$ cat run.sh
#!/bin/bash
# the make line also repeats each setting of config.mk as NAME=value (left out here)
make -C /OpenROAD-flow-scripts/flow DESIGN_CONFIG=/design/flow/config.mk WORK_HOME=/design/flow/orfs CLKGATE_MAP_FILE= finish
$ cat config.mk
export PLATFORM = sky130hd
export DESIGN_NAME = piped_wallace_mult
export DESIGN_NICKNAME = piped_wallace_mult
export VERILOG_FILES = /design/flow/design.v
export SDC_FILE = /design/flow/constraint.sdc
export NUM_CORES = 4
export LEC_CHECK = 0
export ABC_AREA = 1
export CAP_MARGIN = 20
export CORE_MARGIN = 2
export CORE_UTILIZATION = 66
export CTS_CLUSTER_SIZE = 88
export HOLD_SLACK_MARGIN = 0.3
export SLEW_MARGIN = 20
$ cat design.v
`timescale 1ns / 1ps
module fulladder(input wire a,b,c, output wire sum,carry);
    assign sum = a ^ b ^ c;
    assign carry = (a & b) | (b & c) | (c & a);
endmodule
module compressor_7_to_3(
    input  wire w0,w1,w2,w3,w4,w5,w6,
    output wire sum, c0, c1
);
    wire s1,s2,s3,s4,d1,d2,d3,d4;
    fulladder fa1(.a(w0), .b(w1), .c(w2), .sum(s1), .carry(d1));
    fulladder fa2(.a(w3), .b(w4), .c(w5), .sum(s2), .carry(d2));
    fulladder fa3(.a(s1), .b(s2), .c(w6), .sum(s3), .carry(d3));
    fulladder fa4(.a(d1), .b(d2), .c(d3), .sum(s4), .carry(d4));
    assign sum = s3;
    assign c0  = s4;
    assign c1  = d4;
endmodule
module array_7_to_3_compressor(
    input  wire [31:0] p0,p1,p2,p3,p4,p5,p6,
    output wire [31:0] psum, pc0, pc1
);
    genvar j;
    generate
        for(j=0; j<32; j=j+1) begin
            compressor_7_to_3 C(
                p0[j], p1[j], p2[j], p3[j], p4[j], p5[j], p6[j],
                psum[j], pc0[j], pc1[j]
            );
        end
    endgenerate
endmodule
module array_3_to_2_compressor(
    input  wire [31:0] a,b,c,
    output wire [31:0] sum, carry
);
    assign sum   = a ^ b ^ c;
    assign carry = ((a & b) | (b & c) | (c & a)) << 1;
endmodule
module han_carlson_adder(
    input  wire [31:0] a,
    input  wire [31:0] b,
    output wire [31:0] sum,
    output wire carry_out
);
    wire [31:0] g, p;
    assign g = a & b;
    assign p = a ^ b;
    wire [31:0] g1, p1;
    assign g1[0] = g[0];
    assign p1[0] = p[0];
    genvar i;
    generate
        for(i=1;i<32;i=i+1) begin
            assign g1[i] = g[i] | (p[i] & g[i-1]);
            assign p1[i] = p[i] & p[i-1];
        end
    endgenerate
    wire [31:0] g2, p2;
    assign g2[0] = g1[0];
    assign p2[0] = p1[0];
    assign g2[1] = g1[1];
    assign p2[1] = p1[1];
    generate
        for(i=2;i<32;i=i+1) begin
            assign g2[i] = g1[i] | (p1[i] & g1[i-2]);
            assign p2[i] = p1[i] & p1[i-2];
        end
    endgenerate
    wire [31:0] g3, p3;
    assign g3[0] = g2[0];
    assign p3[0] = p2[0];
    assign g3[1] = g2[1];
    assign p3[1] = p2[1];
    assign g3[2] = g2[2];
    assign p3[2] = p2[2];
    assign g3[3] = g2[3];
    assign p3[3] = p2[3];
    generate
        for(i=4;i<32;i=i+1) begin
            assign g3[i] = g2[i] | (p2[i] & g2[i-4]);
            assign p3[i] = p2[i] & p2[i-4];
        end
    endgenerate
    wire [31:0] g4, p4;
    assign g4[0] = g3[0];
    assign p4[0] = p3[0];
    assign g4[1] = g3[1];
    assign p4[1] = p3[1];
    assign g4[2] = g3[2];
    assign p4[2] = p3[2];
    assign g4[3] = g3[3];
    assign p4[3] = p3[3];
    assign g4[4] = g3[4];
    assign p4[4] = p3[4];
    assign g4[5] = g3[5];
    assign p4[5] = p3[5];
    assign g4[6] = g3[6];
    assign p4[6] = p3[6];
    assign g4[7] = g3[7];
    assign p4[7] = p3[7];
    generate
        for(i=8;i<32;i=i+1) begin
            assign g4[i] = g3[i] | (p3[i] & g3[i-8]);
            assign p4[i] = p3[i] & p3[i-8];
        end
    endgenerate
    wire [31:0] g5, p5;
    assign g5[0]  = g4[0];  assign p5[0]  = p4[0];
    assign g5[1]  = g4[1];  assign p5[1]  = p4[1];
    assign g5[2]  = g4[2];  assign p5[2]  = p4[2];
    assign g5[3]  = g4[3];  assign p5[3]  = p4[3];
    assign g5[4]  = g4[4];  assign p5[4]  = p4[4];
    assign g5[5]  = g4[5];  assign p5[5]  = p4[5];
    assign g5[6]  = g4[6];  assign p5[6]  = p4[6];
    assign g5[7]  = g4[7];  assign p5[7]  = p4[7];
    assign g5[8]  = g4[8];  assign p5[8]  = p4[8];
    assign g5[9]  = g4[9];  assign p5[9]  = p4[9];
    assign g5[10] = g4[10]; assign p5[10] = p4[10];
    assign g5[11] = g4[11]; assign p5[11] = p4[11];
    assign g5[12] = g4[12]; assign p5[12] = p4[12];
    assign g5[13] = g4[13]; assign p5[13] = p4[13];
    assign g5[14] = g4[14]; assign p5[14] = p4[14];
    assign g5[15] = g4[15]; assign p5[15] = p4[15];
    generate
        for(i=16;i<32;i=i+1) begin
            assign g5[i] = g4[i] | (p4[i] & g4[i-16]);
            assign p5[i] = p4[i] & p4[i-16];
        end
    endgenerate
    wire [31:0] carry_in; 
    assign carry_in[0] = 1'b0;
    assign carry_in[1]  = g[0];
    assign carry_in[2]  = g1[1];
    assign carry_in[3]  = g2[2];
    assign carry_in[4]  = g3[3];
    generate
        for(i=5;i<32;i=i+1) begin
            assign carry_in[i] = g5[i-1];
        end
    endgenerate
    generate
        for(i=0;i<32;i=i+1) begin
            assign sum[i] = p[i] ^ carry_in[i];
        end
    endgenerate
    assign carry_out = g5[31];
endmodule
module piped_wallace_mult(
    input wire clock, reset,
    input wire [15:0] x,y,
    output reg [31:0] prod
);
    genvar i,j;
    wire [31:0] pp[0:15];
    generate
        for(i=0; i<16; i=i+1) begin : PP_GEN
            for(j=0; j<32; j=j+1) begin : COL
                assign pp[i][j] = (j>=i && j<i+16) ? (x[j-i] & y[i]) : 1'b0;
            end
        end
    endgenerate
    wire [31:0] s0,s1,c0_0,c1_0,c02_0,c12_0;
    array_7_to_3_compressor A0(pp[0],pp[1],pp[2],pp[3],pp[4],pp[5],pp[6], s0, c0_0, c02_0);
    array_7_to_3_compressor A1(pp[7],pp[8],pp[9],pp[10],pp[11],pp[12],pp[13], s1, c1_0, c12_0);
    wire [31:0] c0  = c0_0  << 1;
    wire [31:0] c1  = c1_0  << 1;
    wire [31:0] c02 = c02_0 << 2;
    wire [31:0] c12 = c12_0 << 2;
    reg [31:0] rs0,rs1,rc0,rc1,rc02,rc12, rpp14,rpp15;
    always @(posedge clock or posedge reset)
        if(reset) begin
            rs0<=0; rs1<=0; rc0<=0; rc1<=0; rc02<=0; rc12<=0;
            rpp14<=0; rpp15<=0;
        end else begin
            rs0<=s0; rs1<=s1; rc0<=c0; rc1<=c1; rc02<=c02; rc12<=c12;
            rpp14<=pp[14]; rpp15<=pp[15];
        end
    wire [31:0] sum1,carry_1,carry_2;
    array_7_to_3_compressor A2(
        rs0,rs1,rc0,rc1,rc02,rc12,rpp14,
        sum1, carry_1, carry_2
    );
    wire [31:0] carry1 = carry_1 << 1;
    wire [31:0] carry2 = carry_2 << 2;
    reg [31:0] rsum1,rcarry1,rcarry2,rlast;
    always @(posedge clock or posedge reset)
        if(reset) begin
            rsum1<=0; rcarry1<=0; rcarry2<=0; rlast<=0;
        end else begin
            rsum1<=sum1; rcarry1<=carry1; rcarry2<=carry2;
            rlast<=rpp15;
        end
    wire [31:0] psum_1, pcarry_1, final_sum_pre, final_carry_pre;
    array_3_to_2_compressor C0(rsum1, rcarry1, rcarry2, psum_1, pcarry_1);
    array_3_to_2_compressor C1(rlast, psum_1, pcarry_1, final_sum_pre, final_carry_pre);
    reg [31:0] rsum, rcarry;
    always @(posedge clock or posedge reset)
        if(reset) begin
            rsum<=0; rcarry<=0;
        end else begin
            rsum<=final_sum_pre;
            rcarry<=final_carry_pre;
        end
    wire [31:0] final_sum;
    wire cout;
    han_carlson_adder HC(rsum, rcarry, final_sum, cout);
    always @(posedge clock or posedge reset)
        if(reset)
            prod <= 0;
        else
            prod <= final_sum;
endmodule
$ cat constraint.sdc
create_clock -name core_clock -period 1.78 [get_ports {clock}]
set_input_delay 0.3560 -clock core_clock [delete_from_list [all_inputs] [get_ports {clock}]]
set_output_delay 0.3560 -clock core_clock [all_outputs]
set_load 0.01 [all_outputs]
==> results of run 1 <==
metal layers:
| layer | global-route usage (%) | vias up | share of wire (%) |
|---|---|---|---|
| met1 | 44.0 | 6403 | 33 |
| li1 | - | 5282 | - |
| met4 | 20.7 | 4 | 8.7 |
| met2 | 60.4 | 1018 | 48 |
| met3 | 8.07 | 433 | 11 |
| met5 | 0 | - | 0.040 |
final cells by class:
class | instances | share of cell area [%]
multi-input combinational | 844 | 36.7
tap | 341 | 1.84
clock inverter | 14 | 0.766
timing repair buffer | 226 | 11.9
clock buffer | 45 | 4.34
antenna | 2 | 0.0216
inverter | 493 | 8.04
sequential | 337 | 36.4
through the flow:
stage	setup TNS, ns	utilization (%)
after CTS	-1.23	82.7
after floorplan	-1057.99	-
final	-3.61	86.0
after detailed placement	-69.11	75.5
after global routing	-4.27	86.0
after global placement	-65.11	75.5
timing repair:
| action | in CTS | in global routing |
|---|---|---|
| setup endpoints to repair | 110 | 63 |
| resized | 203 | 287 |
| gates cloned | 19 | 0 |
| pin swaps | 54 | 94 |
| setup buffers | 30 | 15 |
==> results.toml, run 1 <==
# implementation run metrics
[global_routing]
grt_max_degree = 84
track_usage_pct = 36.2
overflow = 0
grt_pass1_wl_um = 76400
grt_antenna_before_repair = 5
grt_pass1_vias = 13912

[place]
portBuffers = 65
post-dp-hpwl_um = 28400
dpl_cell_area_sq_mm = 0.0203
routabilityCongestion = 0.856
place_ws_ns = -0.912
place_inst = 2178

[run_status]
status = "complete, but fails checks"
so.violations = "negative setup slack"

[floorplan]
die_x_um = 170
die_y_um = 170
fp-utilization_pct = 67.2
core-area_sq_mm = 0.0270
ios = 66
die_area_sq_mm = 0.0288
rows = 60

[synthesis]
synth_cell_types = 21
synth.area.mux_share_pct = 0
top_area_cell = "dfrtp_1"
adder_share_pct = 29.6
syn_avg_cell_area_sq_um = 10.4
yosysWarnings = 1
ys_sh_xor_pct = 0.677
synth_top_cell_by_count = "inv_1"
top_logic_kind = "adder cells"
edf_count = 0
netlist_instances = 1738
ys_sh_simple_pct = 11.0
numSynthFlops = 337
synthArstFlopShare_pct = 100
flop_cell = "dfrtp_1"
yosysSeqAreaShare_pct = 46.5
fp_nets = 2079
ys_sh_aoi_pct = 0.608
yosysTopAreaCellShare_pct = 46.5
synth_area_sq_mm = 0.0181
ys_top_cells_by_count = "inv_1, nand2_1, dfrtp_1"
yosys_area_sq_mm = 0.0181
yosys_cells = 1738
synth.area.top_cells = "dfrtp_1, fa_1, inv_1"

[clock_tree]
cts_hold_buf = 0
cts_buffer_depth = 3
cts_tree = "done"
htree_levels = 2
cts_buffers = 36
clkSinkCount = 337
clk_pin_slew_ns = 0.07
cts_root_buffer = "clkbuf_16"
clock_latency_ns = 0.53

[finish]
fin_area_sq_mm = 0.0232
area_growth_syn_to_layout_pct = 28.0
logic_area_sq_mm = 0.00850
nNetsFinal = 2279
regArea_sq_mm = 0.00843
nFillCells = 1104
finalNonFillerCells = 2302

[timing]
finClkSkew_ns = 0.0294
hold_violations = 0
hold_ws_ns = 0.320
finalClockPeriodUsage_pct = 122
rsz0062_at_grt = "true"
maxSlewViolCount = 0
worst_slew_pin_slew_ns = 0.470
setup_viol = 39
max_freq_ghz = 0.462
slew_headroom_pct = 68.7
min_period_ns = 2.16
setup_ws_ns = -0.384

[route]
totalWireLength_um = 57500
ant_nets = 0
route.vias.total = 13140
drc = 0
drtPass1Iterations = 6
wire_per_inst_um = 25.0
avgViaCountPerCell = 5.71
drtIter0Drc = 1499

[worst_setup_path]
path_buffers = 2
worst-path-stages = 5
rr_startpoint = "rs0[15]"
rrSetupSlack_ns = -0.38
max_stage_delay_ns = 0.50
crit_fanout = 1
worstPathCellList = "inv_1 > fa_1 > fa_2 > inv_2 > fa_2"
crit_family = "adder cells"
critPathLaunchType = "flop"
slowest_stage = "dfrtp_1"
end_kind = "flop"
crit_start = "rs0[15]"
endpoint = "C0.b[16]"
cp.required_ns = 2.19
crit_type = "flop to flop"
arrival_ns = 2.57
rr_endpoint = "C0.b[16]"
cpMostUsedCell = "fa_2"
rr_worst_depth = 5

[pwr]
seq_cell_power_uw = 11000
switching_share_pct = 37.0
finalPower_uw = 31700
maxPowerGroup = "combinational logic"
internal-power_uw = 20000
pg_comb_uw = 13000
seqPwrFrac_pct = 34.6
pwr-share-comb_pct = 40.9
powerClk_uw = 7760
power_density_mw_per_mm2 = 1370
p_sw_uw = 11700
peakVddDrop_v = 0.000745
p_leak_uw = 0.0132
pwr-share-clk_pct = 24.5

[hold_path]
hold_end = "rpp15[16]"
hold_path_class = "input port to flop"
min_from = "x[1]"
hold_depth = 4

[job]
drv_cap = 0
warnings = 40
==> inputs of run 2 (changes only) <==
CORE_UTILIZATION = 72   (was 66)
CTS_CLUSTER_SIZE = 46   (was 88)
GPL_TIMING_DRIVEN = 1   (was default)
HOLD_SLACK_MARGIN = default   (was 0.3)
PLACE_DENSITY = 0.35   (was default)
TNS_END_PERCENT = 85   (was default)
clock period = 1.96 ns   (was 1.78 ns; I/O delays follow)
==> results.toml, run 2 <==
# implementation run metrics
[run_status]
status = "complete, but fails checks"
so.violations = "negative setup slack"

[synthesis]
ys_sh_xor_pct = 0.677
netlist_instances = 1738
yosys_cells = 1738
numSynthFlops = 337
synth_top_cell_by_count = "inv_1"
synth_area_sq_mm = 0.0181
adder_share_pct = 29.6
synth.area.mux_share_pct = 0
ys_sh_aoi_pct = 0.608
ys_top_cells_by_count = "inv_1, nand2_1, dfrtp_1"
syn_avg_cell_area_sq_um = 10.4
top_logic_kind = "adder cells"
yosysSeqAreaShare_pct = 46.5
yosysWarnings = 1
synthArstFlopShare_pct = 100
edf_count = 0
synth.area.top_cells = "dfrtp_1, fa_1, inv_1"
yosys_area_sq_mm = 0.0181
top_area_cell = "dfrtp_1"
synth_cell_types = 21
ys_sh_simple_pct = 11.0
flop_cell = "dfrtp_1"
fp_nets = 2079
yosysTopAreaCellShare_pct = 46.5

[floorplan]
ios = 66
fp-utilization_pct = 72.6
die_y_um = 163
die_x_um = 163
core-area_sq_mm = 0.0250
die_area_sq_mm = 0.0265
rows = 58

[global_routing]
met1_usage_pct = 48.9
grt_antenna_before_repair = 0
grtUsageMet3_pct = 10.2
track_usage_pct = 40.6
grt_max_degree = 93
gr-usage-met2_pct = 67.7
overflow = 0
busiest_layer = "met2"
grt_pass1_wl_um = 78700
grt_pass1_vias = 14170

[worst_setup_path]
arrival_ns = 2.46
rr_startpoint = "A2.genblk1[16].C.fa2.b"
endpoint = "C0.b[17]"
crit_type = "flop to flop"
slowest_stage = "fa_1"
rr_endpoint = "C0.b[17]"
crit_family = "adder cells"
max_stage_delay_ns = 0.58
end_kind = "flop"
crit_start = "A2.genblk1[16].C.fa2.b"
critPathLaunchType = "flop"
crit_fanout = 1
worst-path-stages = 5
rr_worst_depth = 5
path_buffers = 2
worstPathCellList = "fa_1 > inv_2 > fa_2 > inv_2 > fa_1"
cp.required_ns = 2.35
rrSetupSlack_ns = -0.11

[pwr]
p_sw_uw = 10200
p_leak_uw = 0.0127
maxPowerGroup = "combinational logic"
pwr-share-comb_pct = 39.5
peakVddDrop_v = 0.000791
switching_share_pct = 37.5
pwr-share-clk_pct = 24.4
power_density_mw_per_mm2 = 1260
pg_comb_uw = 10700
internal-power_uw = 17000
powerClk_uw = 6610
seqPwrFrac_pct = 36.1
seq_cell_power_uw = 9800

[timing]
rsz0062_at_grt = "true"
finClkSkew_ns = 0.0270
hold_violations = 0
max_freq_ghz = 0.483
finalClockPeriodUsage_pct = 106
slew_headroom_pct = 66.1
worst_slew_pin_slew_ns = 0.509
setup_ws_ns = -0.111
setup_viol = 12
maxSlewViolCount = 0
min_period_ns = 2.07

[job]
drv_cap = 0
warnings = 39

[route]
drc = 0
wire_per_inst_um = 23.4
drtPass1Iterations = 8
ant_nets = 0
drtIter0Drc = 1478
route.vias.total = 12899
avgViaCountPerCell = 5.75
totalWireLength_um = 52400

[hold_path]
min_from = "x[12]"
hold_end = "A2.genblk1[26].C.fa3.c"
hold_depth = 4
hold_path_class = "input port to flop"

[finish]
nNetsFinal = 2230
fin_area_sq_mm = 0.0215
nFillCells = 1145
area_growth_syn_to_layout_pct = 18.8

[clock_tree]
cts_buffer_depth = 3
cts_root_buffer = "clkbuf_16"
clk_pin_slew_ns = 0.07
cts_tree = "done"
clock_latency_ns = 0.53
cts_buffers = 36
htree_levels = 2
clkSinkCount = 337

[place]
portBuffers = 65
routabilityCongestion = 0.891
place_ws_ns = -0.793
dpl_cell_area_sq_mm = 0.0198
post-dp-hpwl_um = 28900
[run 2: final cells by class]
type / count / area, sq um / area share [%]
Multi-Input combinational cell: 844 / 7740 / 35.9
Sequential cell: 337 / 8430 / 39.2
Clock buffer: 47 / 992 / 4.61
Clock inverter: 13 / 115 / 0.535
Antenna cell: 1 / 2.50 / 0.0116
Tap cell: 330 / 413 / 1.92
Timing Repair Buffer: 177 / 1990 / 9.23
Inverter: 493 / 1850 / 8.61
[run 2: through the flow]
stage                     TNS (ns)  utilization, %  instances  hold slack (ns)  total power, uW
after detailed placement    -52.87            79.4       2142            0.335            19300
final                       -0.506            86.3       2242            0.273            27100
after CTS                  -0.0809            85.9       2235            0.301            26600
after floorplan            -998.82               -       1738            0.331            15900
after global placement      -48.63            79.4       2142            0.331            18700
after global routing        -0.752            86.2       2241            0.284            28800
[run 2: repair_timing]
| action | 4_1_cts | 5_1_grt |
|---|---|---|
| setup buffers | 18 | 3 |
| setup endpoints to repair | 58 | 42 |
| gates resized | 99 | 101 |
| endpoints found under the hold margin | 0 | 0 |
| cloned | 15 | 3 |
| pin swaps | 29 | 54 |
| hold buffers | 0 | 0 |
[run 2: metal layers]
metal | vias up | part of all wire, % | wire length [um]
li1 | 5186 | - | -
met3 | 404 | 11 | 5640
met1 | 6233 | 33 | 17300
met2 | 1076 | 48 | 25000
met4 | 0 | 8.6 | 4500
met5 | - | 0 | 0
==> inputs of run 3 (changes only) <==
CAP_MARGIN = 0   (was 20)
CORE_UTILIZATION = 40   (was 72)
CTS_CLUSTER_SIZE = 27   (was 46)
GPL_TIMING_DRIVEN = 0   (was 1)
PLACE_DENSITY = default   (was 0.35)
TNS_END_PERCENT = 20   (was 85)
clock period = 1.84 ns   (was 1.96 ns; I/O delays follow)
==> results.toml, run 3 <==
# implementation run metrics
[place]
post-dp-hpwl_um = 29800
routabilityCongestion = 0.874
place_inst = 2373
portBuffers = 33

[timing]
setup_ws_ns = -0.0996
worst_slew_pin_slew_ns = 0.475
finalClockPeriodUsage_pct = 105
max_freq_ghz = 0.516
rsz0062_at_grt = "true"
maxSlewViolCount = 0
finClkSkew_ns = 0.0229
min_period_ns = 1.94
tns_ns = -0.619
slew_headroom_pct = 68.4
setup_viol = 12
hold_violations = 0

[pwr]
pg_comb_uw = 10200
powerClk_uw = 7230
switching_share_pct = 34.8
pwr-share-clk_pct = 26.0
seqPwrFrac_pct = 37.1
p_sw_uw = 9650
peakVddDrop_v = 0.000687
power_density_mw_per_mm2 = 1270
maxPowerGroup = "sequential cells"
pwr-share-comb_pct = 36.9
p_leak_uw = 0.0127
internal-power_uw = 18100
seq_cell_power_uw = 10300

[floorplan]
fp-utilization_pct = 40.7
die_y_um = 217
die_x_um = 217
core-area_sq_mm = 0.0445
die_area_sq_mm = 0.0470
ios = 66
rows = 77

[route]
wire_per_inst_um = 15.6
wl_met3_um = 2120
drc = 0
ant_nets = 0
totalWireLength_um = 38600
avgViaCountPerCell = 4.38
highest_layer = "met5"
route.vias.total = 10823
wl_met1_um = 17000
drtIter0Drc = 576
diodes = 0
drtPass1Iterations = 5
route.met2.wl_um = 17900

[synthesis]
yosys_cells = 1738
numSynthFlops = 337
ys_sh_aoi_pct = 0.608
synth.area.top_cells = "dfrtp_1, fa_1, inv_1"
yosysSeqAreaShare_pct = 46.5
netlist_instances = 1738
fp_nets = 2079
top_area_cell = "dfrtp_1"
synth_area_sq_mm = 0.0181
synthArstFlopShare_pct = 100
synth_top_cell_by_count = "inv_1"
ys_top_cells_by_count = "inv_1, nand2_1, dfrtp_1"
yosysTopAreaCellShare_pct = 46.5
ys_sh_simple_pct = 11.0
synth.area.mux_share_pct = 0
ys_sh_xor_pct = 0.677
yosys_area_sq_mm = 0.0181
flop_cell = "dfrtp_1"
syn_avg_cell_area_sq_um = 10.4
yosysWarnings = 1
synth_cell_types = 21
top_logic_kind = "adder cells"
adder_share_pct = 29.6
edf_count = 0

[clock_tree]
clock_latency_ns = 0.53
htree_levels = 2
clkSinkCount = 337
cts_tree = "done"
cts_buffers = 37
cts_buffer_depth = 3
clk_pin_slew_ns = 0.06
cts_root_buffer = "clkbuf_16"

[worst_setup_path]
rr_startpoint = "A2.genblk1[17].C.fa1.c"
cp.required_ns = 2.23
crit_family = "adder cells"
crit_type = "flop to flop"
endpoint = "C0.b[18]"
rrSetupSlack_ns = -0.1
crit_fanout = 1
slowest_stage = "fa_1"
rr_worst_depth = 5
cpMostUsedCell = "fa_1"
critPathLaunchType = "flop"
worst-path-stages = 5
arrival_ns = 2.33
worstPathCellList = "inv_1 > fa_1 > fa_2 > inv_2 > fa_1"
path_buffers = 2
end_kind = "flop"
max_stage_delay_ns = 0.44
rr_endpoint = "C0.b[18]"
crit_start = "A2.genblk1[17].C.fa1.c"

[global_routing]
grt_max_degree = 37
track_usage_pct = 17.4
grt_pass1_wl_um = 63200
overflow = 0
grt_pass1_vias = 11875
grt_antenna_before_repair = 1

[job]
warnings = 37
drv_cap = 0

[finish]
area_growth_syn_to_layout_pct = 20.9
nNetsFinal = 2198
finalNonFillerCells = 2472
nFillCells = 3971
final_core_util_pct = 49.2

[hold_path]
hold_end = "A2.genblk1[24].C.fa3.c"
min_from = "x[10]"
hold_path_class = "input port to flop"
hold_depth = 3

[run_status]
so.violations = "negative setup slack"
status = "complete, but fails checks"
-- run 3: final cells by class --
cell class                 instances  area (sq um)  area share, %
multi-input combinational        844          7810           35.6
tap                              592           741           3.38
clock inverter                    13           160          0.731
clock buffer                      49          1020           4.66
inverter                         493          1850           8.46
sequential                       337          8430           38.5
buffer                            63          1060           4.83
timing repair buffer              81           836           3.81
-- run 3: per-layer routing --
layer  track usage [%]  vias to the layer above
li1                  -                     5111
met1              22.9                     5383
met2              28.0                      236
met3              3.89                       91
met4              7.08                        2
met5                 0                        -
-- run 3: repair_timing --
item / 4_1_cts / 5_1_grt
pin swaps: 40 / 25
gates resized: 233 / 66
hold buffers: 0 / 0
gates cloned: 3 / 0
endpoints found under the setup margin: 112 / 48
endpoints found under the hold margin: 0 / 0
buffers inserted: 32 / 3
-- run 3: per-stage QoR --
stage	area [sq um]	hold slack [ns]	total power [uW]	setup WS, ns
2_1_floorplan	18100	0.331	16800	-3.03
3_3_place_gp	19200	0.332	19900	-5.26
3_5_place_dp	19400	0.335	20200	-1.23
4_1_cts	21700	0.0849	27900	-0.101
5_1_grt	21900	0.0973	30100	-0.168
6_report	21900	0.116	27800	-0.0996
==> inputs of run 4 (changes only) <==
ABC_AREA = default   (was 1)
CAP_MARGIN = 20   (was 0)
CELL_PAD_IN_SITES_GLOBAL_PLACEMENT = 3   (was default)
CORE_MARGIN = 6   (was 2)
CORE_UTILIZATION = 53   (was 40)
CTS_CLUSTER_SIZE = default   (was 27)
HOLD_SLACK_MARGIN = 0.09   (was default)
PLACE_DENSITY = 0.42   (was default)
SETUP_SLACK_MARGIN = 0.5   (was default)
SLEW_MARGIN = 15   (was 20)
TNS_END_PERCENT = default   (was 20)
clock period = 2.8 ns   (was 1.84 ns; I/O delays follow)
==> results.toml, run 4 <==
# implementation run metrics
[worst_setup_path]
rrSetupSlack_ns = 0.48
arrival_ns = 2.73
slowest_stage = "dfrtp_1"
path_buffers = 0
crit_start = "rcarry[5]"
max_stage_delay_ns = 0.42
cp.required_ns = 3.20
endpoint = "prod[31]"
crit_fanout = 4
crit_type = "flop to flop"
cpMostUsedCell = "a21o_1"
worst-path-stages = 8
rr_endpoint = "prod[31]"
rr_startpoint = "rcarry[5]"
worstPathCellList = "ha_4 > fa_2 > a21o_1 > a221oi_4 > nor3_4 > o211ai_4 > o211ai_1 > a21o_1"
rr_worst_depth = 8
critPathLaunchType = "flop"
crit_family = "AND-OR/OR-AND gates"
end_kind = "flop"

[synthesis]
yosys_area_sq_mm = 0.0174
yosysSeqAreaShare_pct = 48.4
synthArstFlopShare_pct = 100
ys_top_cells_by_count = "dfrtp_1, inv_1, and2_1"
ys_sh_xor_pct = 1.06
yosysWarnings = 1
fp_nets = 1665
top_area_cell = "dfrtp_1"
synth_top_cell_by_count = "dfrtp_1"
ys_sh_simple_pct = 10.7
yosys_cells = 1324
yosysTopAreaCellShare_pct = 48.4
adder_share_pct = 30.8
numSynthFlops = 337
syn_avg_cell_area_sq_um = 13.2
flop_cell = "dfrtp_1"
ys_sh_aoi_pct = 3.45
synth.area.mux_share_pct = 0.122
netlist_instances = 1324
synth_cell_types = 56
top_logic_kind = "adder cells"
edf_count = 0
synth_area_sq_mm = 0.0174
synth.area.top_cells = "dfrtp_1, fa_1, and2_1"

[route]
route.vias.total = 9393
totalWireLength_um = 36800
avgViaCountPerCell = 4.92
wire_per_inst_um = 19.3
drtPass1Iterations = 4
diodes = 0
ant_nets = 0
drtIter0Drc = 430
drc = 0

[run_status]
status = "finished clean"

[floorplan]
ios = 66
core-area_sq_mm = 0.0320
die_x_um = 193
die_y_um = 193
rows = 65
die_area_sq_mm = 0.0374
fp-utilization_pct = 54.5

[pwr]
seq_cell_power_uw = 6760
power_density_mw_per_mm2 = 894
finalPower_uw = 18600
peakVddDrop_v = 0.000551
powerClk_uw = 5110
p_sw_uw = 6180
pwr-share-clk_pct = 27.5
switching_share_pct = 33.3
p_leak_uw = 0.0105
pg_comb_uw = 6680
seqPwrFrac_pct = 36.4
maxPowerGroup = "sequential cells"
pwr-share-comb_pct = 36.0
internal-power_uw = 12400

[clock_tree]
clkSinkCount = 337
clock_latency_ns = 0.53
cts_root_buffer = "clkbuf_16"
cts_buffers = 37
htree_levels = 2
cts_buffer_depth = 3
cts_tree = "done"
clk_pin_slew_ns = 0.06

[timing]
setup_viol = 0
rsz0062_at_grt = "true"
finalClockPeriodUsage_pct = 83.0
hold_violations = 0
slew_headroom_pct = 66.2
finClkSkew_ns = 0.0239
max_freq_ghz = 0.431
min_period_ns = 2.32
maxSlewViolCount = 0
worst_slew_pin_slew_ns = 0.506

[hold_path]
hold_end = "prod[3]"
hold_depth = 0
hold_path_class = "flop to flop"
min_from = "rsum[3]"

[global_routing]
busiest_layer = "met1"
met1_usage_pct = 32.9
track_usage_pct = 20.8
gr-usage-met2_pct = 30.0
grt_antenna_before_repair = 3
grt_pass1_wl_um = 61100
grt_max_degree = 39
grtUsageMet3_pct = 3.44
grt_pass1_vias = 10645
overflow = 0

[job]
drv_cap = 0
warnings = 40

[finish]
nFillCells = 2460
fin_area_sq_mm = 0.0208
area_growth_syn_to_layout_pct = 19.1
nNetsFinal = 1792

[place]
dpl_cell_area_sq_mm = 0.0193
post-dp-hpwl_um = 28400
routabilityCongestion = 0.847
portBuffers = 65
run 4: cell type report:
cell class              instances  area (sq um)  share of cell area, %
clock inverters                14           274                   1.32
flip-flops and latches        337          8430                   40.6
inverters                     212           800                   3.85
multi-input cells             736          8320                   40.1
well taps                     435           544                   2.62
clock buffers                  49          1030                   4.97
plain buffers                  39           419                   2.02
repair buffers                 88           932                   4.49
run 4: repair_timing:
action                     4_1_cts  5_1_grt
gates resized                   86       34
hold buffers                     0        0
pin swaps                       11        5
setup buffers                   12        0
setup endpoints to repair       98       25
run 4: layer usage:
layer	up-vias	wire length [um]	share of wire, %
met3	54	1850	5.0
met2	201	15800	43
met5	-	0	0
li1	4273	-	-
met4	0	932	2.5
met1	4865	18300	50
run 4: metrics by stage:
step	util (%)	instances	hold WS (ns)	setup TNS [ns]	setup slack, ns
2_1_floorplan	-	1324	0.331	-763.16	-2.26
3_3_place_gp	59.6	1824	0.333	-1485.46	-4.37
3_5_place_dp	60.3	1835	0.335	-26.27	-0.576
4_1_cts	65.0	1910	0.342	0	0.447
5_1_grt	64.9	1910	0.351	0	0.368
6_report	64.9	1910	0.339	0	0.477
==> inputs of run 5 (changes only) <==
CELL_PAD_IN_SITES_GLOBAL_PLACEMENT = default   (was 3)
CORE_MARGIN = 2   (was 6)
CORE_UTILIZATION = 40   (was 53)
GPL_TIMING_DRIVEN = default   (was 0)
HOLD_SLACK_MARGIN = default   (was 0.09)
PLACE_DENSITY = default   (was 0.42)
SETUP_SLACK_MARGIN = 0.46   (was 0.5)
SLEW_MARGIN = 20   (was 15)
clock period = 2.59 ns   (was 2.8 ns; I/O delays follow)
==> results.toml, run 5 <==
# implementation run metrics
[synthesis]
top_area_cell = "dfrtp_1"
yosys_cells = 1324
fp_nets = 1665
synthArstFlopShare_pct = 100
synth_area_sq_mm = 0.0174
synth.area.mux_share_pct = 0.122
ys_sh_simple_pct = 10.7
ys_sh_aoi_pct = 3.45
yosysWarnings = 1
numSynthFlops = 337
yosys_area_sq_mm = 0.0174
top_logic_kind = "adder cells"
ys_sh_xor_pct = 1.06
synth_cell_types = 56
netlist_instances = 1324
syn_avg_cell_area_sq_um = 13.2
ys_top_cells_by_count = "dfrtp_1, inv_1, and2_1"
edf_count = 0
flop_cell = "dfrtp_1"
yosysTopAreaCellShare_pct = 48.4
adder_share_pct = 30.8
yosysSeqAreaShare_pct = 48.4
synth.area.top_cells = "dfrtp_1, fa_1, and2_1"
synth_top_cell_by_count = "dfrtp_1"

[route]
wire_per_inst_um = 18.0
ant_nets = 0
drtIter0Drc = 539
drtPass1Iterations = 5
wl_met3_um = 1550
route.vias.total = 9628
highest_layer = "met5"
wl_met1_um = 17900
totalWireLength_um = 37900
avgViaCountPerCell = 4.57
drc = 0
route.met2.wl_um = 17600
diodes = 0

[timing]
hold_violations = 0
max_freq_ghz = 0.444
finClkSkew_ns = 0.00950
maxSlewViolCount = 0
worst_slew_pin_slew_ns = 0.737
finalClockPeriodUsage_pct = 86.9
setup_viol = 0
setup_ws_ns = 0.338
slew_headroom_pct = 50.7
min_period_ns = 2.25
rsz0062_at_grt = "true"
tns_ns = 0

[clock_tree]
clkSinkCount = 337
clk_pin_slew_ns = 0.06
cts_buffers = 36
cts_root_buffer = "clkbuf_16"
htree_levels = 2
clock_latency_ns = 0.52
cts_hold_buf = 0
cts_buffer_depth = 3
cts_tree = "done"

[worst_setup_path]
slowest_stage = "dfrtp_1"
rr_worst_depth = 8
crit_type = "flop to flop"
critPathLaunchType = "flop"
max_stage_delay_ns = 0.36
rr_endpoint = "prod[31]"
end_kind = "flop"
crit_family = "AND-OR/OR-AND gates"
crit_start = "rcarry[5]"
cp.required_ns = 2.99
crit_fanout = 4
rr_startpoint = "rcarry[5]"
endpoint = "prod[31]"
arrival_ns = 2.65
rrSetupSlack_ns = 0.34
worst-path-stages = 8
worstPathCellList = "ha_2 > fa_2 > a21o_1 > a221oi_4 > nor3_4 > o211ai_4 > o211ai_1 > a21o_1"
cpMostUsedCell = "a21o_1"
path_buffers = 0

[global_routing]
grt_pass1_vias = 10739
grt_max_degree = 105
grt_antenna_before_repair = 1
overflow = 0
grt_pass1_wl_um = 60400
track_usage_pct = 17.7

[hold_path]
hold_path_class = "input port to async pin"

[pwr]
peakVddDrop_v = 0.000466
internal-power_uw = 13200
pwr-share-clk_pct = 25.2
switching_share_pct = 33.6
p_sw_uw = 6690
pg_comb_uw = 7570
seq_cell_power_uw = 7340
p_leak_uw = 0.0109
power_density_mw_per_mm2 = 917
pwr-share-comb_pct = 38.0
finalPower_uw = 19900
maxPowerGroup = "combinational logic"
seqPwrFrac_pct = 36.8
powerClk_uw = 5010

[floorplan]
die_x_um = 213
rows = 76
core-area_sq_mm = 0.0431
die_y_um = 213
ios = 66
die_area_sq_mm = 0.0452
fp-utilization_pct = 40.4

[place]
portBuffers = 65
place_ws_ns = -0.341
routabilityCongestion = 0.812
place_inst = 1999
post-dp-hpwl_um = 25400

[finish]
nNetsFinal = 1842
area_growth_syn_to_layout_pct = 24.6
finalNonFillerCells = 2109

[run_status]
status = "finished clean"

[job]
warnings = 39
drv_cap = 0
run 5: through the flow:
step / util (%) / hold WS [ns] / cell area [sq um]
2_1_floorplan: - / 0.331 / 17900
3_5_place_dp: 45.7 / 0.335 / 19700
3_3_place_gp: 45.7 / 0.333 / 19700
5_1_grt: 50.4 / 0.292 / 21700
4_1_cts: 49.9 / 0.275 / 21500
6_report: 50.4 / 0.297 / 21700
run 5: cell type report:
cell class,count,area (sq um)
Fill cell,3674,21400
Multi-Input combinational cell,736,8420
Inverter,212,800
Clock inverter,10,93.8
Sequential cell,337,8430
Timing Repair Buffer,178,2160
Clock buffer,51,1070
Tap cell,585,732
run 5: timing repair:
| action | CTS | global route |
|---|---|---|
| gates resized | 79 | 48 |
| buffers inserted | 22 | 10 |
| setup endpoints to repair | 49 | 34 |
| pin swaps | 15 | 21 |
| gates cloned | 13 | 4 |
run 5: metal layers:
metal	global-route usage [%]	up-vias
met5	0	-
met4	5.21	2
met3	2.66	66
met2	28.2	207
met1	25.4	4981
li1	-	4372
==> inputs of run 6 (changes only) <==
ABC_AREA = 1   (was default)
CORE_UTILIZATION = 70   (was 40)
SETUP_SLACK_MARGIN = 0.44   (was 0.46)
clock period = 1.79 ns   (was 2.59 ns; I/O delays follow)
==> results.toml, run 6 <==
# implementation run metrics
[run_status]
status = "stopped before the end"
stop_stage = "5_1_grt"
error = "[ERROR DPL-0038] Utilization greater than 100%, impossible to legalize"

[synthesis]
ys_sh_xor_pct = 0.677
adder_share_pct = 29.6
synthArstFlopShare_pct = 100
synth_cell_types = 21
yosysWarnings = 1
syn_avg_cell_area_sq_um = 10.4
flop_cell = "dfrtp_1"
netlist_instances = 1738
yosys_cells = 1738
edf_count = 0
top_logic_kind = "adder cells"
synth.area.top_cells = "dfrtp_1, fa_1, inv_1"
yosysTopAreaCellShare_pct = 46.5
fp_nets = 2079
synth.area.mux_share_pct = 0
yosysSeqAreaShare_pct = 46.5
top_area_cell = "dfrtp_1"
synth_area_sq_mm = 0.0181
yosys_area_sq_mm = 0.0181
ys_top_cells_by_count = "inv_1, nand2_1, dfrtp_1"
numSynthFlops = 337
ys_sh_simple_pct = 11.0
ys_sh_aoi_pct = 0.608
synth_top_cell_by_count = "inv_1"

[clock_tree]
cts_buffers = 36
cts_root_buffer = "clkbuf_16"
htree_levels = 2
cts_buffer_depth = 3
cts_hold_buf = 0
clkSinkCount = 337

[place]
dpl_cell_area_sq_mm = 0.0208
routabilityCongestion = 0.866
portBuffers = 65
post-dp-hpwl_um = 29200

[floorplan]
die_x_um = 165
core-area_sq_mm = 0.0253
die_y_um = 165
fp-utilization_pct = 71.5
die_area_sq_mm = 0.0272
ios = 66
rows = 58
run 6: per-stage QoR:
stage | setup WS, ns | util, % | instances
after global placement | -0.882 | 82.0 | 2157
after detailed placement | -0.946 | 82.0 | 2157
after floorplan | -3.07 | - | 1738
after CTS | -0.224 | 96.5 | 2323
run 6: repair_timing:
item / 4_1_cts
setup endpoints to repair: 250
pin swaps: 257
gates resized: 802
setup buffers: 81
cloned: 20
==> inputs of run 7 (changes only) <==
ABC_AREA = default   (was 1)
CORE_UTILIZATION = 59   (was 70)
SETUP_SLACK_MARGIN = -0.15   (was 0.44)
clock period = 1.48 ns   (was 1.79 ns; I/O delays follow)
==> results.toml, run 7 <==
# implementation run metrics
[run_status]
status = "complete, but fails checks"
so.violations = "negative setup slack"

[timing]
tns_ns = -26.55
hold_ws_ns = 0.167
max_freq_ghz = 0.453
min_period_ns = 2.21
setup_ws_ns = -0.729
worst_slew_pin_slew_ns = 0.358
finalClockPeriodUsage_pct = 149
slew_headroom_pct = 75.5
hold_violations = 0
finClkSkew_ns = 0.0170
maxSlewViolCount = 0
setup_viol = 117
rsz0062_at_grt = "true"

[global_routing]
grt_pass1_wl_um = 62600
grt_antenna_before_repair = 0
track_usage_pct = 26.8
grt_pass1_vias = 11648
overflow = 0
grt_max_degree = 74

[pwr]
seq_cell_power_uw = 13000
pwr-share-comb_pct = 42.6
maxPowerGroup = "combinational logic"
switching_share_pct = 33.6
seqPwrFrac_pct = 32.9
p_sw_uw = 13300
peakVddDrop_v = 0.000911
pwr-share-clk_pct = 24.5
internal-power_uw = 26200
powerClk_uw = 9690
power_density_mw_per_mm2 = 1730
p_leak_uw = 0.0114
pg_comb_uw = 16800

[worst_setup_path]
cp.required_ns = 1.91
max_stage_delay_ns = 0.37
endpoint = "prod[15]"
rr_startpoint = "rcarry[5]"
end_kind = "flop"
worstPathCellList = "ha_2 > fa_2 > a21o_1 > a221oi_4 > buf_4 > o21ba_4 > o211ai_1 > a21oi_2 > xnor2_1"
rrSetupSlack_ns = -0.73
crit_fanout = 2
path_buffers = 1
rr_worst_depth = 9
worst-path-stages = 9
crit_start = "rcarry[5]"
crit_family = "AND-OR/OR-AND gates"
critPathLaunchType = "flop"
slowest_stage = "dfrtp_1"
rr_endpoint = "prod[15]"
arrival_ns = 2.64
crit_type = "flop to flop"

[route]
drc = 0
route.vias.total = 10264
drtPass1Iterations = 5
wire_per_inst_um = 18.8
avgViaCountPerCell = 5.12
ant_nets = 0
drtIter0Drc = 616
totalWireLength_um = 37700
diodes = 0

[synthesis]
synth_cell_types = 56
top_logic_kind = "adder cells"
yosysTopAreaCellShare_pct = 48.4
ys_top_cells_by_count = "dfrtp_1, inv_1, and2_1"
fp_nets = 1665
synthArstFlopShare_pct = 100
yosys_cells = 1324
synth_area_sq_mm = 0.0174
synth.area.top_cells = "dfrtp_1, fa_1, and2_1"
ys_sh_simple_pct = 10.7
top_area_cell = "dfrtp_1"
netlist_instances = 1324
synth_top_cell_by_count = "dfrtp_1"
syn_avg_cell_area_sq_um = 13.2
flop_cell = "dfrtp_1"
yosys_area_sq_mm = 0.0174
numSynthFlops = 337
yosysWarnings = 1
ys_sh_aoi_pct = 3.45
synth.area.mux_share_pct = 0.122
edf_count = 0
ys_sh_xor_pct = 1.06
yosysSeqAreaShare_pct = 48.4
adder_share_pct = 30.8

[clock_tree]
cts_hold_buf = 0
clk_pin_slew_ns = 0.06
htree_levels = 2
cts_buffer_depth = 3
clock_latency_ns = 0.52
cts_tree = "done"
cts_root_buffer = "clkbuf_16"
clkSinkCount = 337
cts_buffers = 36

[floorplan]
die_x_um = 176
rows = 62
core-area_sq_mm = 0.0289
fp-utilization_pct = 60.4
ios = 66
die_y_um = 176
die_area_sq_mm = 0.0309

[hold_path]
hold_end = "A2.genblk1[25].C.fa3.c"
hold_depth = 3
min_from = "x[11]"
hold_path_class = "input port to flop"

[finish]
nNetsFinal = 1936
finalNonFillerCells = 2006
area_growth_syn_to_layout_pct = 30.6

[place]
portBuffers = 65
post-dp-hpwl_um = 26300
routabilityCongestion = 0.857
place_ws_ns = -1.19
place_inst = 1919

[job]
warnings = 39
drv_cap = 0
## run 7: what timing repair did
item | 4_1_cts | 5_1_grt
gates cloned | 13 | 1
setup endpoints to repair | 178 | 83
endpoints found under the hold margin | 0 | 0
resized | 360 | 113
pin swaps | 123 | 113
setup buffers | 37 | 17
## run 7: per-layer routing
layer  vias to the layer above  GRT usage, %  part of all wire [%]
met2                       223          43.5                    49
met5                         -             0                     0
met4                         0          8.20                   2.6
met3                        75          4.44                   4.3
met1                      5396          37.8                    45
li1                       4570             -                     -
## run 7: cell type report
class | instances | area (sq um)
Tap cell | 384 | 480
Clock buffer | 45 | 1030
Multi-Input combinational cell | 736 | 9070
Fill cell | 1691 | 6090
Clock inverter | 20 | 279
Sequential cell | 337 | 8430
Timing Repair Buffer | 272 | 2670
Inverter | 212 | 800
## run 7: through the flow
stage                     instance area [sq um]  total power (uW)  util, %
after floorplan                           18300             21900        -
after CTS                                 22800             39000     79.2
after global placement                    20600             27600     71.5
after detailed placement                  20600             28100     71.5
final                                     22800             39500     78.9
after global routing                      22800             42200     78.9
==> inputs of run 8 (changes only) <==
ABC_AREA = 1   (was default)
CORE_UTILIZATION = 66   (was 59)
SETUP_SLACK_MARGIN = default   (was -0.15)
clock period = 2.14 ns   (was 1.48 ns; I/O delays follow)
==> results.toml, run 8 <==
# implementation run metrics
[run_status]
status = "finished clean"

[finish]
area_growth_syn_to_layout_pct = 19.1
fin_area_sq_mm = 0.0216
nNetsFinal = 2219
final_core_util_pct = 80.1
logic_area_sq_mm = 0.00765
finalNonFillerCells = 2243
regArea_sq_mm = 0.00843
nFillCells = 1534

[synthesis]
synthArstFlopShare_pct = 100
ys_sh_xor_pct = 0.677
yosys_cells = 1738
ys_sh_aoi_pct = 0.608
yosysTopAreaCellShare_pct = 46.5
ys_top_cells_by_count = "inv_1, nand2_1, dfrtp_1"
yosysWarnings = 1
synth_cell_types = 21
synth_top_cell_by_count = "inv_1"
top_area_cell = "dfrtp_1"
edf_count = 0
synth.area.mux_share_pct = 0
numSynthFlops = 337
yosysSeqAreaShare_pct = 46.5
synth_area_sq_mm = 0.0181
adder_share_pct = 29.6
yosys_area_sq_mm = 0.0181
netlist_instances = 1738
top_logic_kind = "adder cells"
fp_nets = 2079
syn_avg_cell_area_sq_um = 10.4
ys_sh_simple_pct = 11.0
flop_cell = "dfrtp_1"
synth.area.top_cells = "dfrtp_1, fa_1, inv_1"

[floorplan]
ios = 66
fp-utilization_pct = 67.2
rows = 60
die_area_sq_mm = 0.0288
die_y_um = 170
die_x_um = 170
core-area_sq_mm = 0.0270

[worst_setup_path]
path_buffers = 5
end_kind = "flop"
slowest_stage = "fa_1"
rrSetupSlack_ns = 0.09
rr_endpoint = "C0.b[18]"
arrival_ns = 2.47
crit_type = "input port to flop"
endpoint = "A2.genblk1[19].C.fa2.a"
crit_start = "y[10]"
critPathLaunchType = "input port"
max_stage_delay_ns = 0.47
worstPathCellList = "clkdlybuf4s15_1 > bufbuf_16 > nand2_1 > inv_1 > fa_1 > inv_1 > fa_2 > inv_2 > fa_1"
crit_fanout = 6
rr_worst_depth = 5
crit_family = "adder cells"
rr_startpoint = "A2.genblk1[17].C.fa2.a"
worst-path-stages = 9
cp.required_ns = 2.54

[pwr]
switching_share_pct = 34.6
pwr-share-comb_pct = 36.2
pg_comb_uw = 8680
seqPwrFrac_pct = 37.1
powerClk_uw = 6400
internal-power_uw = 15700
maxPowerGroup = "sequential cells"
p_sw_uw = 8290
finalPower_uw = 24000
p_leak_uw = 0.0129
pwr-share-clk_pct = 26.7
seq_cell_power_uw = 8880
power_density_mw_per_mm2 = 1110
peakVddDrop_v = 0.000662

[job]
warnings = 38
drv_cap = 0

[clock_tree]
clkSinkCount = 337
htree_levels = 2
clock_latency_ns = 0.53
clk_pin_slew_ns = 0.06
cts_root_buffer = "clkbuf_16"
cts_tree = "done"
cts_hold_buf = 0
cts_buffer_depth = 3
cts_buffers = 37

[route]
drtPass1Iterations = 5
diodes = 0
drc = 0
drtIter0Drc = 1021
avgViaCountPerCell = 5.15
wire_per_inst_um = 17.6
route.vias.total = 11541
totalWireLength_um = 39600
ant_nets = 0

[place]
place_inst = 2151
dpl_cell_area_sq_mm = 0.0199
post-dp-hpwl_um = 27700
routabilityCongestion = 0.891
portBuffers = 65

[global_routing]
overflow = 0
grt_pass1_vias = 12675
track_usage_pct = 29.9
grt_antenna_before_repair = 0
grt_pass1_wl_um = 65100
grt_max_degree = 87

[timing]
worst_slew_pin_slew_ns = 0.456
hold_ws_ns = 0.233
finClkSkew_ns = 0.0125
max_freq_ghz = 0.482
maxSlewViolCount = 0
setup_viol = 0
hold_violations = 0
min_period_ns = 2.08
finalClockPeriodUsage_pct = 97.0
slew_headroom_pct = 69.6

[hold_path]
hold_path_class = "input port to async pin"
==> run 8: timing repair <==
item                                    4_1_cts  5_1_grt
endpoints found under the setup margin       23       23
setup buffers                                17        0
cloned                                       11        1
pin swaps                                     0        2
endpoints found under the hold margin         0        0
resized                                      27       21
==> run 8: metal layers <==
layer	global-route usage (%)	vias to the layer above	part of all wire (%)
met5	0	-	0
met4	10.4	0	3.8
met3	6.32	122	7.9
met2	49.1	494	48
met1	40.5	5753	40
li1	-	5172	-
==> run 8: area by class of cell <==
class,instances,share of cell area (%)
inverter,493,8.59
sequential,337,39.1
timing repair buffer,165,9.16
multi-input combinational,844,35.5
clock buffer,48,4.76
clock inverter,15,0.980
tap,341,1.98
==> run 8: per-stage QoR <==
step / worst slack, ns / setup TNS, ns
after floorplan: -2.79 / -944.26
after CTS: -0.0361 / -0.0361
final: 0.0642 / 0
after global routing: -0.00131 / -0.00131
after detailed placement: -0.620 / -37.41
after global placement: -0.577 / -33.99
==> inputs of run 9 (changes only) <==
CAP_MARGIN = 35   (was 20)
CELL_PAD_IN_SITES_DETAIL_PLACEMENT = 2   (was default)
CELL_PAD_IN_SITES_GLOBAL_PLACEMENT = 2   (was default)
CORE_ASPECT_RATIO = 1.16   (was default)
CORE_UTILIZATION = 72   (was 66)
CTS_CLUSTER_SIZE = 50   (was default)
GPL_ROUTABILITY_DRIVEN = 0   (was default)
GPL_TIMING_DRIVEN = 1   (was default)
MAX_ROUTING_LAYER = met4   (was default)
MIN_ROUTING_LAYER = met2   (was default)
PLACE_DENSITY_LB_ADDON = 0.23   (was default)
TNS_END_PERCENT = 30   (was default)
clock period = 2.69 ns   (was 2.14 ns; I/O delays follow)
==> results.toml, run 9 <==
# implementation run metrics
[synthesis]
yosysSeqAreaShare_pct = 46.5
synth_cell_types = 21
synth.area.mux_share_pct = 0
synthArstFlopShare_pct = 100
yosysWarnings = 1
yosys_area_sq_mm = 0.0181
flop_cell = "dfrtp_1"
yosys_cells = 1738
ys_sh_simple_pct = 11.0
top_logic_kind = "adder cells"
ys_sh_xor_pct = 0.677
synth_top_cell_by_count = "inv_1"
netlist_instances = 1738
synth.area.top_cells = "dfrtp_1, fa_1, inv_1"
ys_sh_aoi_pct = 0.608
synth_area_sq_mm = 0.0181
fp_nets = 2079
ys_top_cells_by_count = "inv_1, nand2_1, dfrtp_1"
yosysTopAreaCellShare_pct = 46.5
adder_share_pct = 29.6
edf_count = 0
numSynthFlops = 337
top_area_cell = "dfrtp_1"
syn_avg_cell_area_sq_um = 10.4

[run_status]
stop_stage = "3_1_place_gp_skip_io"
status = "stopped before the end"
error = "[ERROR FLW-0024] Place density exceeds 1.0 (current PLACE_DENSITY_LB_ADDON =  0.23). Please check if the value of  PLACE_DENSITY_LB_ADDON is between 0 and 0.99."

[floorplan]
die_area_sq_mm = 0.0265
die_x_um = 151
rows = 62
die_y_um = 175
core-area_sq_mm = 0.0247
fp-utilization_pct = 73.2
==> inputs of run 10 (changes only) <==
CAP_MARGIN = 20   (was 35)
CELL_PAD_IN_SITES_DETAIL_PLACEMENT = default   (was 2)
CELL_PAD_IN_SITES_GLOBAL_PLACEMENT = 3   (was 2)
CORE_ASPECT_RATIO = 0.55   (was 1.16)
CORE_MARGIN = 6   (was 2)
CORE_UTILIZATION = 53   (was 72)
CTS_CLUSTER_DIAMETER = 170   (was default)
CTS_CLUSTER_SIZE = 36   (was 50)
HOLD_SLACK_MARGIN = 0.09   (was default)
MAX_ROUTING_LAYER = default   (was met4)
PLACE_DENSITY_LB_ADDON = 0.27   (was 0.23)
SETUP_SLACK_MARGIN = 0.5   (was default)
SLEW_MARGIN = 15   (was 20)
TNS_END_PERCENT = default   (was 30)
clock period = 4.47 ns   (was 2.69 ns; I/O delays follow)
==> results.toml, run 10 <==
# implementation run metrics
[run_status]
error = "[ERROR FLW-0024] Place density exceeds 1.0 (current PLACE_DENSITY_LB_ADDON =  0.27). Please check if the value of  PLACE_DENSITY_LB_ADDON is between 0 and 0.99."
stop_stage = "3_1_place_gp_skip_io"
status = "stopped before the end"

[synthesis]
edf_count = 0
ys_top_cells_by_count = "inv_1, nand2_1, dfrtp_1"
flop_cell = "dfrtp_1"
synth.area.top_cells = "dfrtp_1, fa_1, inv_1"
top_logic_kind = "adder cells"
numSynthFlops = 337
synth.area.mux_share_pct = 0
yosysWarnings = 1
synthArstFlopShare_pct = 100
ys_sh_simple_pct = 11.0
synth_area_sq_mm = 0.0181
ys_sh_aoi_pct = 0.608
netlist_instances = 1738
ys_sh_xor_pct = 0.677
yosysSeqAreaShare_pct = 46.5
syn_avg_cell_area_sq_um = 10.4
adder_share_pct = 29.6
yosys_area_sq_mm = 0.0181
yosys_cells = 1738
top_area_cell = "dfrtp_1"
fp_nets = 2079
synth_cell_types = 21
synth_top_cell_by_count = "inv_1"
yosysTopAreaCellShare_pct = 46.5

[floorplan]
die_y_um = 149
die_area_sq_mm = 0.0390
fp-utilization_pct = 54.6
core-area_sq_mm = 0.0332
rows = 49
die_x_um = 261
==> inputs of run 11 (changes only) <==
CELL_PAD_IN_SITES_GLOBAL_PLACEMENT = default   (was 3)
CORE_ASPECT_RATIO = default   (was 0.55)
CORE_MARGIN = 2   (was 6)
CORE_UTILIZATION = 66   (was 53)
CTS_CLUSTER_DIAMETER = default   (was 170)
CTS_CLUSTER_SIZE = default   (was 36)
GPL_ROUTABILITY_DRIVEN = default   (was 0)
GPL_TIMING_DRIVEN = default   (was 1)
HOLD_SLACK_MARGIN = -0.09   (was 0.09)
MIN_ROUTING_LAYER = default   (was met2)
PLACE_DENSITY_LB_ADDON = default   (was 0.27)
SETUP_SLACK_MARGIN = 0.48   (was 0.5)
SLEW_MARGIN = 20   (was 15)
clock period = 1.8 ns   (was 4.47 ns; I/O delays follow)
==> results.toml, run 11 <==
# implementation run metrics
[finish]
finalNonFillerCells = 2355
fin_area_sq_mm = 0.0251
nNetsFinal = 2331
area_growth_syn_to_layout_pct = 38.8
nFillCells = 666

[synthesis]
synth_area_sq_mm = 0.0181
flop_cell = "dfrtp_1"
yosys_cells = 1738
synth_top_cell_by_count = "inv_1"
ys_sh_aoi_pct = 0.608
adder_share_pct = 29.6
synthArstFlopShare_pct = 100
yosysSeqAreaShare_pct = 46.5
netlist_instances = 1738
top_logic_kind = "adder cells"
yosys_area_sq_mm = 0.0181
ys_top_cells_by_count = "inv_1, nand2_1, dfrtp_1"
ys_sh_simple_pct = 11.0
synth.area.mux_share_pct = 0
edf_count = 0
ys_sh_xor_pct = 0.677
synth_cell_types = 21
yosysTopAreaCellShare_pct = 46.5
yosysWarnings = 1
numSynthFlops = 337
syn_avg_cell_area_sq_um = 10.4
fp_nets = 2079
top_area_cell = "dfrtp_1"
synth.area.top_cells = "dfrtp_1, fa_1, inv_1"

[clock_tree]
htree_levels = 2
cts_root_buffer = "clkbuf_16"
clkSinkCount = 337
clock_latency_ns = 0.55
clk_pin_slew_ns = 0.09
cts_buffers = 35
cts_buffer_depth = 3
cts_tree = "done"

[worst_setup_path]
cp.required_ns = 2.20
max_stage_delay_ns = 0.49
rr_endpoint = "C0.b[15]"
endpoint = "C0.b[15]"
crit_fanout = 1
arrival_ns = 2.60
path_buffers = 2
critPathLaunchType = "flop"
end_kind = "flop"
rr_worst_depth = 5
slowest_stage = "fa_1"
crit_start = "A2.genblk1[14].C.fa1.b"
rr_startpoint = "A2.genblk1[14].C.fa1.b"
worstPathCellList = "inv_1 > fa_1 > fa_2 > inv_2 > fa_2"
crit_type = "flop to flop"
worst-path-stages = 5
rrSetupSlack_ns = -0.40
cpMostUsedCell = "fa_2"
crit_family = "adder cells"

[timing]
maxSlewViolCount = 0
min_period_ns = 2.20
rsz0062_at_grt = "true"
setup_viol = 48
finalClockPeriodUsage_pct = 122
finClkSkew_ns = 0.0287
hold_violations = 0
setup_ws_ns = -0.402
max_freq_ghz = 0.454
worst_slew_pin_slew_ns = 0.460
slew_headroom_pct = 69.4

[pwr]
seq_cell_power_uw = 11100
p_sw_uw = 14500
pg_comb_uw = 16700
p_leak_uw = 0.0137
seqPwrFrac_pct = 31.3
powerClk_uw = 7700
switching_share_pct = 41.0
finalPower_uw = 35500
internal-power_uw = 20900
peakVddDrop_v = 0.000878
pwr-share-clk_pct = 21.7
power_density_mw_per_mm2 = 1410
maxPowerGroup = "combinational logic"
pwr-share-comb_pct = 47.0

[job]
warnings = 41
drv_cap = 0

[global_routing]
overflow = 0
grt_max_degree = 84
grt_antenna_before_repair = 2
grt_pass1_wl_um = 90100
grt_pass1_vias = 15295
track_usage_pct = 43.2

[floorplan]
die_x_um = 170
die_area_sq_mm = 0.0288
core-area_sq_mm = 0.0270
fp-utilization_pct = 67.2
ios = 66
die_y_um = 170
rows = 60

[place]
portBuffers = 65
dpl_cell_area_sq_mm = 0.0207
place_inst = 2160
post-dp-hpwl_um = 27800
routabilityCongestion = 0.844

[run_status]
so.violations = "negative setup slack"
status = "complete, but fails checks"

[route]
wire_per_inst_um = 31.2
totalWireLength_um = 73500
route.vias.total = 15000
drtIter0Drc = 2324
ant_nets = 0
avgViaCountPerCell = 6.37
drtPass1Iterations = 7
drc = 0

[hold_path]
hold_path_class = "input port to async pin"
## run 11: per-layer routing
metal | global-route usage (%) | vias to the layer above | share of wire (%)
met5 | 0 | - | 0.018
met4 | 29.6 | 2 | 12
met3 | 10.6 | 745 | 14
met2 | 70.3 | 1669 | 44
met1 | 51.3 | 7175 | 31
li1 | - | 5409 | -
## run 11: what timing repair did
item,CTS,global route
hold endpoints to repair,0,0
pin swaps,206,194
hold buffers,0,0
setup endpoints to repair,254,257
setup buffers,84,29
gates resized,676,270
cloned,21,0
## run 11: metrics by stage
stage,setup TNS (ns),setup slack (ns),hold slack [ns],utilization (%)
after CTS,-1.27,-0.166,0.278,89.3
final,-5.30,-0.402,0.279,93.3
after detailed placement,-65.40,-0.927,0.335,76.9
after global placement,-61.60,-0.866,0.331,76.9
after global routing,-6.18,-0.372,0.306,93.3
after floorplan,-1051.46,-3.06,0.331,-
## run 11: final cells by class
type	count	area, sq um	share of cell area [%]
inverter	493	1880	7.46
tap	341	427	1.70
sequential	337	8430	33.5
timing repair buffer	279	3390	13.5
antenna	1	2.50	0.00995
multi-input combinational	844	9900	39.4
clock inverter	16	141	0.562
clock buffer	44	972	3.87
==> inputs of run 12 (changes only) <==
CORE_UTILIZATION = 68   (was 66)
HOLD_SLACK_MARGIN = 0.27   (was -0.09)
SETUP_SLACK_MARGIN = default   (was 0.48)
clock period = 1.88 ns   (was 1.8 ns; I/O delays follow)
==> results.toml, run 12 <==
# implementation run metrics
[run_status]
status = "complete, but fails checks"
so.violations = "negative setup slack"

[pwr]
p_sw_uw = 10800
power_density_mw_per_mm2 = 1300
peakVddDrop_v = 0.000733
pwr-share-clk_pct = 25.4
internal-power_uw = 18100
seq_cell_power_uw = 10300
powerClk_uw = 7360
seqPwrFrac_pct = 35.5
p_leak_uw = 0.0129
pwr-share-comb_pct = 39.1
maxPowerGroup = "combinational logic"
pg_comb_uw = 11300
switching_share_pct = 37.4

[floorplan]
die_y_um = 167
die_area_sq_mm = 0.0280
core-area_sq_mm = 0.0261
rows = 59
die_x_um = 167
ios = 66
fp-utilization_pct = 69.3

[clock_tree]
cts_hold_buf = 0
cts_tree = "done"
clk_pin_slew_ns = 0.07
cts_root_buffer = "clkbuf_16"
clock_latency_ns = 0.55
clkSinkCount = 337
htree_levels = 2
cts_buffer_depth = 3
cts_buffers = 36

[synthesis]
synth_top_cell_by_count = "inv_1"
synth.area.mux_share_pct = 0
yosysSeqAreaShare_pct = 46.5
fp_nets = 2079
yosys_area_sq_mm = 0.0181
netlist_instances = 1738
synth_area_sq_mm = 0.0181
edf_count = 0
ys_sh_simple_pct = 11.0
yosys_cells = 1738
ys_sh_aoi_pct = 0.608
top_logic_kind = "adder cells"
adder_share_pct = 29.6
top_area_cell = "dfrtp_1"
flop_cell = "dfrtp_1"
synth.area.top_cells = "dfrtp_1, fa_1, inv_1"
syn_avg_cell_area_sq_um = 10.4
yosysTopAreaCellShare_pct = 46.5
ys_sh_xor_pct = 0.677
numSynthFlops = 337
ys_top_cells_by_count = "inv_1, nand2_1, dfrtp_1"
synthArstFlopShare_pct = 100
synth_cell_types = 21
yosysWarnings = 1

[timing]
setup_ws_ns = -0.183
min_period_ns = 2.06
slew_headroom_pct = 75.1
finClkSkew_ns = 0.0235
hold_violations = 0
max_freq_ghz = 0.485
setup_viol = 17
worst_slew_pin_slew_ns = 0.373
finalClockPeriodUsage_pct = 110
maxSlewViolCount = 0
rsz0062_at_grt = "true"

[route]
route.met2.wl_um = 25600
drtIter0Drc = 1257
avgViaCountPerCell = 5.68
route.vias.total = 12913
wl_met3_um = 5430
highest_layer = "met4"
wire_per_inst_um = 23.6
drtPass1Iterations = 17
ant_nets = 0
totalWireLength_um = 53800
wl_met1_um = 18100
drc = 0

[worst_setup_path]
max_stage_delay_ns = 0.48
endpoint = "C0.b[16]"
slowest_stage = "fa_1"
path_buffers = 2
rr_endpoint = "C0.b[16]"
arrival_ns = 2.48
crit_start = "A2.genblk1[15].C.fa1.c"
critPathLaunchType = "flop"
rr_worst_depth = 5
crit_family = "adder cells"
worstPathCellList = "inv_1 > fa_1 > fa_2 > inv_2 > fa_1"
cp.required_ns = 2.30
worst-path-stages = 5
end_kind = "flop"
rr_startpoint = "A2.genblk1[15].C.fa1.c"
crit_type = "flop to flop"
cpMostUsedCell = "fa_1"
crit_fanout = 1
rrSetupSlack_ns = -0.18

[global_routing]
track_usage_pct = 37.9
grt_max_degree = 59
grt_antenna_before_repair = 1
grt_pass1_vias = 14046
overflow = 0
grt_pass1_wl_um = 78600

[place]
portBuffers = 65
place_ws_ns = -0.846
post-dp-hpwl_um = 29000
routabilityCongestion = 0.858

[finish]
final_core_util_pct = 85.3
nNetsFinal = 2252
area_growth_syn_to_layout_pct = 23.1

[hold_path]
hold_path_class = "input port to async pin"

[job]
warnings = 40
drv_cap = 0
==> run 12: area by class of cell <==
cell class / instances / area, sq um
clock inverter: 18 / 190
inverter: 493 / 1850
tap: 335 / 419
antenna: 1 / 2.50
multi-input combinational: 844 / 8000
sequential: 337 / 8440
fill: 1182 / 3830
timing repair buffer: 199 / 2410
clock buffer: 47 / 993
==> run 12: what timing repair did <==
item                       CTS  global route
setup endpoints to repair   80            49
buffers inserted            17             5
pin swaps                   46            46
gates cloned                20             0
resized                    153           129
==> run 12: per-stage QoR <==
step           total power (uW)   TNS, ns  cells  hold WS, ns  area [sq um]
6_report                  28900    -0.997   2274        0.315         22300
5_1_grt                   30600     -1.29   2273        0.337         22300
4_1_cts                   28000    -0.346   2268        0.321         22100
3_5_place_dp              20300    -60.01   2166        0.335         20300
3_3_place_gp              19600    -55.64   2166        0.331         20300
2_1_floorplan             16700  -1024.21   1738        0.331         19100
==> run 12: routing by layer <==
| layer | global-route usage [%] | up-vias |
|---|---|---|
| met5 | 0 | - |
| met4 | 23.9 | 0 |
| met3 | 9.45 | 395 |
| met2 | 62.0 | 911 |
| met1 | 45.8 | 6368 |
| li1 | - | 5239 |
Power is estimated from default activity; no workload was simulated.
